==> run a <==
==> flow/design.v <==
module i2c_master(dout,sda,scl,sda_drv,scl_drv,done,ack_err,busy,clk,rst,din,newd,addr,op);
input clk,rst,op,newd;
input [7:0] din;
input [6:0] addr;
output [7:0] dout;
input sda;
input scl;
output sda_drv;
output scl_drv;
output reg done, ack_err, busy;
parameter sys_freq = 40000000; 
parameter i2c_freq = 100000; 
parameter clk_count4 = sys_freq / i2c_freq;
parameter clk_count1 = clk_count4/4;
reg sda_t, scl_t, scl_en;
reg r_scl;
reg [1:0] pulse;
integer count1;
always @(posedge clk) begin
	if(rst) begin
		pulse <= 0;
		count1 <= 0;
	end
	else if(busy == 0) begin
		pulse <= 0;
		count1 <= 0;
	end
	else if(count1 == clk_count1-1) begin
		pulse <= 1;
		count1 <= count1+1;
	end
	else if(count1 == clk_count1*2-1) begin
		pulse <= 2;
		count1 <= count1+1;
	end
	else if(count1 == clk_count1*3-1) begin
		pulse <= 3;
		count1 <= count1+1;
	end
	else if(count1 == clk_count1*4-1) begin
		pulse <= 0;
		count1 <= 0;
	end
	else begin
		count1 <= count1 + 1;
	end
end
typedef enum logic [3:0]
		  {IDLE = 4'd0, 
		  START = 4'd1, 
		  WRITE_ADD = 4'd2, 
		  ACK_1 = 4'd3, 
		  WRITE_DATA = 4'd4, 
		  ACK_2 = 4'd5, 
		  STOP = 4'd6, 
		  MASTER_NACK = 4'd7,
		  READ_DATA = 4'd8} state_type;
state_type state;
reg [7:0] tx_data, rx_data;
reg [7:0] add;
reg sda_en, r_ack;
reg [3:0] bit_count;
always@(posedge clk) begin
	if(rst) begin
		state <= IDLE;
		bit_count <= 0;
		sda_t <= 0;
		scl_t <= 0;
		scl_en <= 1;
		tx_data <= 0;
		add <= 0;
		ack_err <= 0;
		busy <= 0;
		done <= 0;
		sda_en <= 0;
		r_ack <= 0;
		rx_data <= 0;
		r_scl <= 0;
	end
	else
		case(state) 
			IDLE: begin
				done <= 0;
				if(newd) begin
					state <= START;
					tx_data <= din;
					add <= {addr,op};
					busy <= 1;
					ack_err <= 0;
				end
				else begin
					state <= IDLE;
					tx_data <= 0;
					add <= 0;
					busy <= 0;
					ack_err <= 0;
				end
			end
			START: begin
				sda_en <= 1'b1;
				case(pulse)
					0: begin sda_t <= 1'b1; scl_t <= 1; end
					1: begin sda_t <= 1'b1; scl_t <= 1; end
					2: begin sda_t <= 1'b0; scl_t <= 1; end
					3: begin sda_t <= 1'b0; scl_t <= 1; end
				endcase
				if(count1 == clk_count1*4-1) begin
					sda_en <= 1;
					state <= WRITE_ADD;
					scl_t <= 0;
				end
				else begin
					state <= START;
				end
			end 
			WRITE_ADD: begin
				if(bit_count<=7) begin
					case(pulse) 
					0: begin scl_t <= 0; sda_t <= 1'b0; end
					1: begin scl_t <= 0; sda_t <= add[7-bit_count]; end
					2: begin scl_t <= 1;  end
					3: begin scl_t <= 1;  end
					endcase
					if(count1 == clk_count1*4-1) begin
						bit_count <= bit_count + 1;
						scl_t <= 0;
						state <= WRITE_ADD;
					end
					else begin
						state <= WRITE_ADD;
					end
				end
				else begin
					bit_count <= 0;
					state <= ACK_1;
					scl_t <= 0;
					sda_en <= 0;
				end
			end
			ACK_1: begin
				sda_en <= 0;
				case(pulse) 
					0: begin 
						scl_en <= 0;  
						if(count1 == 20)
							r_scl <= scl;
						else 	
							r_scl <= r_scl;
					end
					1: begin 
						scl_en <= 1;
						sda_t<= 1'b0; r_ack <= sda;
						scl_t <= (r_scl == 1'b1) ? 1'b0: 1'b0;
					end
					2: begin 
						scl_en <= 1;
						scl_t <= (r_scl == 1'b1) ? 1'b1: 1'b0;
					end
					3: begin 
						scl_en <= 1;
						scl_t <= (r_scl == 1'b1) ? 1'b1: 1'b0;
					end
				endcase
				if(count1 == clk_count1*4-1) begin
					if(r_scl == 1'b0) 
						state <= ACK_1;
					else if(r_ack == 0 && add[0] == 0) begin
						state <= WRITE_DATA;
						sda_en <= 1;
						scl_t <= 0;
						bit_count <= 0;
					end
					else if(r_ack == 0 && add[0] == 1) begin
						state <= READ_DATA;
						sda_en <= 0;
						scl_t <= 0;
						bit_count <= 0;
					end
					else begin
						state <= STOP;
						sda_en <= 1;
						ack_err <= 1;
					end
				end
				else begin
					state <= ACK_1;
				end
			end
			WRITE_DATA: begin
				sda_en <= 1'b1;
				if(bit_count <= 7) begin
					case(pulse) 
						0: begin scl_t <= 0; sda_t <= 1'b0; end
						1: begin scl_t <= 0; sda_t <= tx_data[7-bit_count]; end
						2: begin scl_t <= 1;  end
						3: begin scl_t <= 1;  end
					endcase
					if(count1 == clk_count1*4-1) begin
						bit_count <= bit_count + 1;
						state <= WRITE_DATA;
						scl_t <= 0;
					end
					else 
						state <= WRITE_DATA;
				end
				else begin
					state <= ACK_2;
					bit_count <= 0;
					sda_en <= 0;
				end
			end
			READ_DATA: begin
				sda_en <= 0;
				if(bit_count <= 7) begin
					case(pulse) 
						0: begin scl_t <= 0; sda_t <= 1'b0; end
						1: begin scl_t <= 0; sda_t <= 1'b0;end
						2: begin scl_t <= 1; rx_data <= (count1 == 200)?{rx_data[6:0],sda}: rx_data; end
						3: begin scl_t <= 1;  end
					endcase
					if(count1 == clk_count1*4-1) begin
						bit_count <= bit_count + 1;
						state <= READ_DATA;
						scl_t <= 0;
					end
					else 
						state <= READ_DATA;
				end
				else begin
					state <= MASTER_NACK;
					bit_count <= 0;
					sda_en <= 1;
				end
			end
			ACK_2: begin
				sda_en <= 0;
				case(pulse) 
					0: begin scl_t <= 0; sda_t <= 1'b0; end
					1: begin scl_t <= 0; sda_t <= 1'b0;end
					2: begin scl_t <= 1; sda_t<= 1'b0; r_ack <= 0; end
					3: begin scl_t <= 1;  end
				endcase
				if(count1 == clk_count1*4-1) begin
					scl_t <= 1;
					sda_t <= 0;
					if(r_ack == 0) begin
						state <= STOP;
						sda_en <= 1;
					end
					else begin
						state <= STOP;
						sda_en <= 1;
						ack_err <= 1;
					end
				end
				else begin
					state <= ACK_2;
				end
			end
			MASTER_NACK: begin
				sda_en <= 1;
				case(pulse) 
					0: begin scl_t <= 0; sda_t <= 1'b1; end
					1: begin scl_t <= 0; sda_t <= 1'b1; end
					2: begin scl_t <= 1; sda_t <= 1'b1; end
					3: begin scl_t <= 1; sda_t <= 1'b1; end
				endcase
				if(count1== clk_count1*4-1) begin
					scl_t <= 1;
					sda_t <= 0;
					state <= STOP;
				end
				else 
					state <= MASTER_NACK;
			end
			STOP: begin
				case(pulse) 
					0: begin scl_t <= 1; sda_t <= 1'b0; end
					1: begin scl_t <= 1; sda_t <= 1'b0; end
					2: begin scl_t <= 1; sda_t <= 1'b1; end
					3: begin scl_t <= 1; sda_t <= 1'b1; end
				endcase
				if(count1== clk_count1*4-1) begin
					state <= IDLE;
					done <= 1;
					busy <= 0;
					sda_en <= 1;
					scl_t <= 0;
				end
				else 
					state <= STOP;
			end
		endcase
end
assign sda_drv = (sda_en)?(sda_t==1'b0)?1'b0:1'b1:1'b1;
assign scl_drv = (scl_en==1'b1) ? scl_t : 1'b1;
assign dout = rx_data;
endmodule
module i2c_Slave(scl,sda,sda_drv,scl_drv,ack_err,clk,rst,stretch,done);
input scl,clk,rst,stretch;
input sda;
output sda_drv, scl_drv;
output reg done,ack_err;
reg sda_en,sda_t,scl_t,scl_en;
parameter sys_freq = 40000000;
parameter i2c_freq = 100000;  
parameter clk_count4 = sys_freq/i2c_freq;
parameter clk_count1 = clk_count4/4;
integer count1,i;
reg [1:0] pulse;
reg [7:0] mem[128];
reg busy;
reg [7:0] din,dout;
reg r_mem,w_mem;
reg [6:0] addr;
reg [7:0] r_addr;
always@(posedge clk) begin
	if(rst) begin
		for(i = 0;i<128;i=i+1) 
			mem[i] <= i;
		dout <= 8'b0;
	end
	else if(r_mem == 1'b1)
		dout <= mem[addr];
	else if(w_mem == 1'b1)
		mem[addr] <= din;
end
always@(posedge clk) begin
	if(rst) begin
		pulse <= 0;
		count1 <= 0;
	end
	else if(busy == 1'b0) begin
		pulse <= 2;
		count1 <= 202;
	end
	else if(count1 == clk_count1-1)begin
		pulse <= 1;
		count1 <= count1 + 1;
    end
	else if(count1 == clk_count1*2-1)begin
		pulse <= 2;
		count1 <= count1 + 1;
    end
	else if(count1 == clk_count1*3-1)begin
		pulse <= 3;
		count1 <= count1 + 1;
    end
	else if(count1 == clk_count1*4-1) begin
		pulse <= 0;
		count1 <= 0;
	end
	else begin
		count1 <= count1 + 1;
	end
end
typedef enum logic [3:0] {idle = 0, read_addr = 1, send_ack1 = 2, send_data = 3, master_ack = 4, read_data = 5, send_ack2 = 6, wait_p = 7, detect_stop = 8,wait_stretch = 9} state_type;
state_type state;
reg [3:0] bitcnt;
reg r_ack;
always@(posedge clk) begin
	if(rst) begin
		state <= idle;
		bitcnt <= 0;
		busy <= 0;
		din <= 8'd0;
		done <= 0;
		ack_err <= 0;
		sda_en <= 0;
		sda_t <= 0;
		r_mem <= 0;
		r_addr <= 0;
		addr <= 0;
		scl_t <= 0;
		scl_en <= 0;
		w_mem <= 0;
		r_ack <= 0;
	end
	else begin
		case(state) 
			idle: begin
				done <= 0;
				sda_en <= 1'b0;
				scl_en <= 0;
				if(sda == 1'b0 && scl == 1'b1) begin
					state <= wait_p;
					busy <= 1;
				end
				else 
					state <= idle;
			end
			wait_p: begin
				if(pulse == 2'b11 && count1 == 399) begin
					state <= read_addr;
				end
				else 
					state <= wait_p;
			end
			read_addr: begin
				sda_en <= 0;
				if(bitcnt <= 7) begin
					case(pulse)
						0: begin end
						1: begin end
						2: begin r_addr <= (count1==200)?{r_addr[6:0],sda}:r_addr; end
						3: begin end
					endcase
					if(count1 == clk_count1*4-1) begin
						bitcnt <= bitcnt + 1;
						state <= read_addr;
					end
					else 
						state <= read_addr;
			     end
					else begin
						if(stretch == 1'b1) begin
							state <= wait_stretch;
							bitcnt <= 0;
							scl_en <= 1;
							addr <= r_addr[7:1];
						end
						else begin
							state <= send_ack1;
							bitcnt <= 0;
							sda_en <= 1;
							scl_en <= 0;
							addr <= r_addr[7:1];
						end
					end
			end
			wait_stretch: begin
				case(pulse) 
					0: begin 
						scl_en <= 1;
						scl_t <= 0;
					end
					1: begin 
					   scl_en <= 1;
					   scl_t <= 0;
					 end
					2: begin scl_en <= 0;end
					3: begin end
				endcase
				if(count1 == clk_count1*4-1) begin
						if(stretch == 1'b1)
							state <= wait_stretch;
						else begin
							state <= send_ack1;
							scl_en <= 1'b0;
							sda_en <= 1'b1;
						end
					end
					else 
					   state <= wait_stretch;
			end
			send_ack1: begin
				sda_en <= 1;
				case(pulse)
					0: begin sda_t <= 0; scl_en <= 1; scl_t <= 1; end
					1: begin scl_en <= 0; end
					2: begin end
					3: begin end
				endcase
				if(count1 == clk_count1*4-1) begin
					if(r_addr[0] == 1'b0) begin
						state <= read_data;
						r_mem <= 1'b0;
					end
					else begin
						state <= send_data;
						r_mem <= 1'b1;
					end
				end
				else 
					state <= send_ack1;
			end
			send_data: begin
				sda_en <= 1;
				if(bitcnt <= 7) begin
					r_mem <= 0;
					case(pulse)
					0: begin end
					1: begin sda_t <= (count1==100)?dout[7-bitcnt] : sda_t; end
					2: begin end
					3: begin end
					endcase
					if(count1 == clk_count1*4-1) begin
						bitcnt<= bitcnt + 1;
						state <= send_data;
					end
					else begin
						state <= send_data;
					end
				end
				else begin
					state <= master_ack;
					bitcnt <= 0;
					sda_en <= 0;
				end
			end
			read_data: begin
				sda_en <= 0;
				if(bitcnt<= 7) begin
					case(pulse)
					0: begin end
					1: begin end
					2: begin din <=(count1==200)?{din[6:0],sda}:din; end
					3: begin end
					endcase
					if(count1 == clk_count1*4-1) begin
						state<= read_data;
						bitcnt <= bitcnt + 1;
					end
					else	
						state <= read_data;
				end
				else begin
					state <= send_ack2;
					bitcnt <= 0;
					sda_en <= 1;
					w_mem <= 1;
				end
			end
			send_ack2: begin
			sda_en <= 1;
				case(pulse)
					0: begin sda_t <= 0; end
					1: begin w_mem <= 0; end
					2: begin end
					3: begin end
				endcase
				if(count1 == clk_count1*4-1) begin
					state <= detect_stop;
					sda_en <= 0;
				end
				else 
					state <= send_ack2;
			end
			master_ack: begin
				case(pulse)
					0: begin end
					1: begin end
					2: begin r_ack <=(count1==200)?sda:r_ack; end
					3: begin end
				endcase
				if(count1 == clk_count1*4-1) begin
					if(r_ack == 1'b1) begin
						state <= detect_stop;
						sda_en <= 0;
						ack_err <= 1;
					end
					else begin
						state <= detect_stop;
						sda_en <= 0;
						ack_err <= 0;
					end
				end
				else 
					state <= master_ack;
			end
			detect_stop: begin
				sda_en <= 0;
				if(count1 == 399 && pulse == 2'b11) begin
					state <= idle;
					done <= 1;
					busy <= 0;
				end
				else 
					state <= detect_stop;
			end
			default: state <= idle;
		endcase
	end
end
assign sda_drv = (sda_en==1'b1)?sda_t:1'b1;
assign scl_drv = (scl_en == 1'b1) ? scl_t: 1'b1;
endmodule
`timescale 1ns / 1ps
module i2c_top(
input clk, rst, newd, op, stretch,
input [6:0] addr,
input [7:0] din,
output [7:0] dout,
output busy,ack_err,
output done,
output sda, scl
);
wire ack_errm, ack_errs;
wire sda_m, scl_m, sda_s, scl_s;
i2c_master master (dout,sda,scl,sda_m,scl_m,done,ack_errm,busy,clk,rst,din,newd,addr,op);
i2c_Slave slave (.clk(clk),.rst(rst),.stretch(stretch),.sda(sda),.scl(scl),.sda_drv(sda_s),.scl_drv(scl_s),.ack_err(ack_errs),.done() );
assign sda = sda_m & sda_s;
assign scl = scl_m & scl_s;
assign ack_err = ack_errs | ack_errm;
endmodule
==> flow/run.sh <==
#!/bin/bash
# the make line also repeats each setting of config.mk as NAME=value (left out here)
make -C /OpenROAD-flow-scripts/flow DESIGN_CONFIG=/design/flow/config.mk WORK_HOME=/design/flow/orfs CLKGATE_MAP_FILE= finish
==> flow/config.mk <==
export PLATFORM = sky130hd
export DESIGN_NAME = i2c_top
export DESIGN_NICKNAME = i2c_top
export VERILOG_FILES = /design/flow/design.v
export SDC_FILE = /design/flow/constraint.sdc
export NUM_CORES = 4
export LEC_CHECK = 0
export CAP_MARGIN = 0
export CORE_MARGIN = 2
export CORE_UTILIZATION = 70
export CTS_CLUSTER_DIAMETER = 376
export CTS_CLUSTER_SIZE = 23
export PLACE_DENSITY_LB_ADDON = 0.0
export SETUP_SLACK_MARGIN = 0.85
export SLEW_MARGIN = 20
==> flow/constraint.sdc <==
create_clock -name core_clock -period 3.01 [get_ports {clk}]
set_input_delay 0.6020 -clock core_clock [delete_from_list [all_inputs] [get_ports {clk}]]
set_output_delay 0.6020 -clock core_clock [all_outputs]
set_load 0.01 [all_outputs]
==> run b (differences from run a) <==
Settings changed: CAP_MARGIN 0 to 20, CTS_CLUSTER_DIAMETER 376 to 349, CTS_CLUSTER_SIZE 23 to 25, MAX_ROUTING_LAYER set to met4, PLACE_DENSITY set to 0.64, PLACE_DENSITY_LB_ADDON 0.0 to unset, SETUP_SLACK_MARGIN 0.85 to unset.
==> flow/constraint.sdc (replaced) <==
create_clock -name core_clock -period 5.14 [get_ports {clk}]
set_input_delay 1.0280 -clock core_clock [delete_from_list [all_inputs] [get_ports {clk}]]
set_output_delay 1.0280 -clock core_clock [all_outputs]
set_load 0.01 [all_outputs]
==> run c (differences from run a) <==
Settings changed: ABC_AREA set to 1, CAP_MARGIN 0 to 40, CORE_UTILIZATION 70 to 72, CTS_CLUSTER_SIZE 23 to 15, PLACE_DENSITY_LB_ADDON 0.0 to unset, SETUP_SLACK_MARGIN 0.85 to unset.
==> flow/constraint.sdc (replaced) <==
create_clock -name core_clock -period 6.05 [get_ports {clk}]
set_input_delay 1.2100 -clock core_clock [delete_from_list [all_inputs] [get_ports {clk}]]
set_output_delay 1.2100 -clock core_clock [all_outputs]
set_load 0.01 [all_outputs]
==> results.yml <==
# synthesis and place-and-route metrics
critical_path:
  reg2reg_depth: 7
  crit_top_cell: "nor2_1"
status:
  status: "finished clean"
run:
  warnings: 42
synthesis:
  synth_top_cell_by_count: "nand2_1"
  yosys-top-cells-count: "nand2_1, edfxtp_1, nor2_1, inv_1, a21oi_1"
clock_tree:
  numCtsBuffers: 89
sta:
  worst_pin_slew_ns: 0.959
layout:
  non_clock_inverter_count: 387
The numbers above come from run c.

==> results.yml <==
# synthesis and place-and-route metrics
layout:
  non_clock_inverter_count: 38
status:
  status: "finished clean"
power:
  leakage_nw: 21.5
critical_path:
  reg2reg_depth: 9
  crit_top_cell: "buf_4"
  crit_path_end_kind: "register"
  critPathTopFamily: "buffers and inverters"
  r2r_start: "slave.addr[2]$_SDFFE_PP0P_"
  max_stage_delay_ns: 0.75
sta:
  worst_pin_slew_ns: 1.10
synthesis:
  yosys-top-cells-count: "edfxtp_1, or3_1, clkbuf_1, and3_1, nor2_1"
  synth_top_cell_by_count: "edfxtp_1"
run:
  warnings: 37
The numbers above come from run a.

==> results.yml <==
# synthesis and place-and-route metrics
status:
  status: "finished clean"
synthesis:
  synth_top_cell_by_count: "edfxtp_1"
  ys_sh_adder_pct: 0.157
  yosys-top-cells-count: "edfxtp_1, or3_1, clkbuf_1, and3_1, nor2_1"
critical_path:
  reg2reg_depth: 8
  crit_top_cell: "buf_4"
power:
  p_sw_mw: 3.41
  maxPowerGroup: "registers"
  p_comb_share_pct: 3.2
layout:
  non_clock_inverter_count: 38
run:
  warnings: 38
clock_tree:
  numCtsBuffers: 53
  postCtsHoldBufs: 0
sta:
  worst_pin_slew_ns: 1.18
  fin_tns_setup_ns: 0
  worst_slack_ns: 1.44
The numbers above come from run b.

Power and IR drop assume default switching activity.
